==> flow/design.v <==
module mult32x32_fast_arith (
    input logic clk,              
    input logic reset,            
    input logic [31:0] a,         
    input logic [31:0] b,         
    input logic [1:0] a_sel,      
    input logic b_sel,            
    input logic [2:0] shift_sel,  
    input logic upd_prod,         
    input logic clr_prod,         
    output logic a_msb_is_0,      
    output logic b_msw_is_0,      
    output logic [63:0] product   
);
    logic [7:0] a_out;
    logic [15:0] b_out;
    logic [24:0] multi_out;
    logic [63:0] shift_out;
    logic [63:0] adder_out;
    logic [63:0] ff_out;
    assign a_msb_is_0 = ~|a[31:24];  
    assign b_msw_is_0 = ~|b[31:16];  
    always_comb begin
        case (a_sel)
            2'd0: a_out = a[7:0];
            2'd1: a_out = a[15:8];
            2'd2: a_out = a[23:16];
            2'd3: a_out = a[31:24];
            default: a_out = 8'd0;
        endcase
    end
    always_comb begin
        case (b_sel)
            1'b0: b_out = b[15:0];
            1'b1: b_out = b[31:16];
            default: b_out = 16'd0;
        endcase
    end
    always_comb begin
        multi_out = b_out * a_out;
    end
    always_comb begin
        case (shift_sel)
            3'd0: shift_out = multi_out << 0;
            3'd1: shift_out = multi_out << 8;
            3'd2: shift_out = multi_out << 16;
            3'd3: shift_out = multi_out << 24;
            3'd4: shift_out = multi_out << 32;
            3'd5: shift_out = multi_out << 40;
            default: shift_out = 64'd0;
        endcase
    end
    always_comb begin
        adder_out = shift_out + ff_out;
    end
    always_ff @(posedge clk or posedge reset) begin
        if (reset) begin
            ff_out <= '0;
        end else begin
            if (clr_prod) begin
                ff_out <= '0;
            end else if (upd_prod) begin
                ff_out <= adder_out;
            end 
        end 
    end
   assign product = ff_out;
endmodule
module mult32x32_fast_fsm (
    input logic clk,               
    input logic reset,             
    input logic start,             
    input logic a_msb_is_0,        
    input logic b_msw_is_0,        
    output logic busy,             
    output logic [1:0] a_sel,      
    output logic b_sel,            
    output logic [2:0] shift_sel,  
    output logic upd_prod,         
    output logic clr_prod          
);
    typedef enum {
        idle_st,
        a0_b0_st,
        a1_b0_st,
        a2_b0_st,
        a3_b0_st,
        a0_b1_st,
        a1_b1_st,
        a2_b1_st,
        a3_b1_st
      } sm_type;
    sm_type current_state;
    sm_type next_state;
    always_ff @(posedge clk, posedge reset) begin
        if (reset == 1'b1) begin
            current_state <= idle_st;
        end
        else begin
            current_state <= next_state;
        end
    end
    always_comb begin
        next_state = current_state;
        busy = 1'b1;
        a_sel = 2'b00;
        b_sel = 1'b0;
        shift_sel = 3'b000;  
        upd_prod = 1'b1;
        clr_prod = 1'b0;
        case (current_state)
            idle_st: begin
                busy = 1'b0;
                if (start == 1'b1) begin
                    next_state = a0_b0_st;
                    upd_prod = 1'b0;
                    clr_prod = 1'b1;
                end
                else begin
                    upd_prod = 1'b0;
                    clr_prod = 1'b0;
                end
            end
            a0_b0_st: begin
                next_state = a1_b0_st;
                shift_sel = 3'b000;  
            end
            a1_b0_st: begin
                next_state = a2_b0_st;
                a_sel = 2'b01;
                shift_sel = 3'b001;  
            end
            a2_b0_st: begin
                a_sel = 2'b10;
                shift_sel = 3'b010;  
                if (a_msb_is_0 == 1'b1) begin
                    if (b_msw_is_0 == 1'b1) begin
                        next_state = idle_st;
                    end
                    else begin
                        next_state = a0_b1_st;
                    end
                end
                else begin
                    next_state = a3_b0_st;
                end
            end
            a3_b0_st: begin
                a_sel = 2'b11;
                shift_sel = 3'b011;  
                if (b_msw_is_0 == 1'b1) begin
                    next_state = idle_st;
                end
                else begin
                    next_state = a0_b1_st;
                end
            end
            a0_b1_st: begin
                next_state = a1_b1_st;
                a_sel = 2'b00;
                b_sel = 1'b1;
                shift_sel = 3'b010;  
            end
            a1_b1_st: begin
                next_state = a2_b1_st;
                a_sel = 2'b01;
                b_sel = 1'b1;
                shift_sel = 3'b011;  
            end
            a2_b1_st: begin
                a_sel = 2'b10;
                b_sel = 1'b1;
                shift_sel = 3'b100;  
                if (a_msb_is_0 == 1'b1) begin
                    next_state = idle_st;
                end
                else begin
                    next_state = a3_b1_st;
                end
            end
            a3_b1_st: begin
                a_sel = 2'b11;
                b_sel = 1'b1;
                shift_sel = 3'b101;  
                busy = 1'b1;
                if (start == 0) begin
                    next_state = idle_st;
                end
                else begin
                    next_state = a0_b0_st;
                    upd_prod = 1'b0;
                    clr_prod = 1'b1;
                end
            end
        endcase
    end
endmodule
module mult32x32_fast (
    input logic clk,             
    input logic reset,           
    input logic start,           
    input logic [31:0] a,        
    input logic [31:0] b,        
    output logic busy,           
    output logic [63:0] product  
);
    logic [1:0] a_sel;
    logic b_sel;
    logic [2:0] shift_sel;
    logic upd_prod;
    logic clr_prod;
    logic a_msb_is_0;
    logic b_msw_is_0;
    mult32x32_fast_fsm f_fsm_m(
        .clk(clk),
        .reset(reset),
        .start(start),
        .busy(busy),
        .a_sel(a_sel),
        .b_sel(b_sel),
        .shift_sel(shift_sel),
        .upd_prod(upd_prod),
        .clr_prod(clr_prod),
        .a_msb_is_0(a_msb_is_0),
        .b_msw_is_0(b_msw_is_0)
    );
    mult32x32_fast_arith f_arith_m(
        .clk(clk),
        .reset(reset),
        .a(a),
        .b(b),
        .a_sel(a_sel),
        .b_sel(b_sel),
        .shift_sel(shift_sel),
        .upd_prod(upd_prod),
        .clr_prod(clr_prod),
        .a_msb_is_0(a_msb_is_0),
        .b_msw_is_0(b_msw_is_0),
        .product(product)
    );
endmodule
Settings: LEC_CHECK=0, ABC_AREA=1, CAP_MARGIN=20, CORE_MARGIN=2, CORE_UTILIZATION=72, CTS_CLUSTER_DIAMETER=371, CTS_CLUSTER_SIZE=98, PLACE_DENSITY=0.39, SETUP_SLACK_MARGIN=0.78, SLEW_MARGIN=20; clock period 8.22 ns.
run.sh (not shown) runs the stock make flow with config.mk's settings and CLKGATE_MAP_FILE=.
The starting point failed in clock tree synthesis (4_1_cts) on DPL-0038.
Then changed:
Settings changed: ABC_AREA 1 to not set, CORE_UTILIZATION 72 to 57, CTS_CLUSTER_DIAMETER 371 to not set, CTS_CLUSTER_SIZE 98 to not set, PLACE_DENSITY 0.39 to not set, SETUP_SLACK_MARGIN 0.78 to -0.82.
Clock period 8.22 ns to 8.26 ns, I/O delays scaled along.
Effect: This time the run reached the layout checks and failed them: negative setup slack; die size increases by 11%; area after synthesis decreases by 12%; synthesized cell count decreases by 31%.
Then changed:
Settings changed: CORE_UTILIZATION 57 to 20, SETUP_SLACK_MARGIN -0.82 to not set.
Clock period 8.26 ns to 12.2 ns, I/O delays scaled along.
Result:
- The new run went through all stages and came out clean
- utilization drops by 64 points
- wire length drops by about a fifth
- final area drops by about a fifth
- synthesized area is unchanged
- die size climbs to 2.8 times its value
- setup slack is better by 1.9 ns
Then changed:
Settings changed: CORE_UTILIZATION 20 to 65, SETUP_SLACK_MARGIN set to -0.82, TNS_END_PERCENT set to 5.
Clock period 12.2 ns to 9.39 ns, I/O delays scaled along.
Result: This time the run completed and failed the layout checks on negative setup slack. Setup slack is worse by 1.5 ns. Utilization rose by 65 points. Clock-buffer cell count came out lower by 2. Die size went down by 68%.
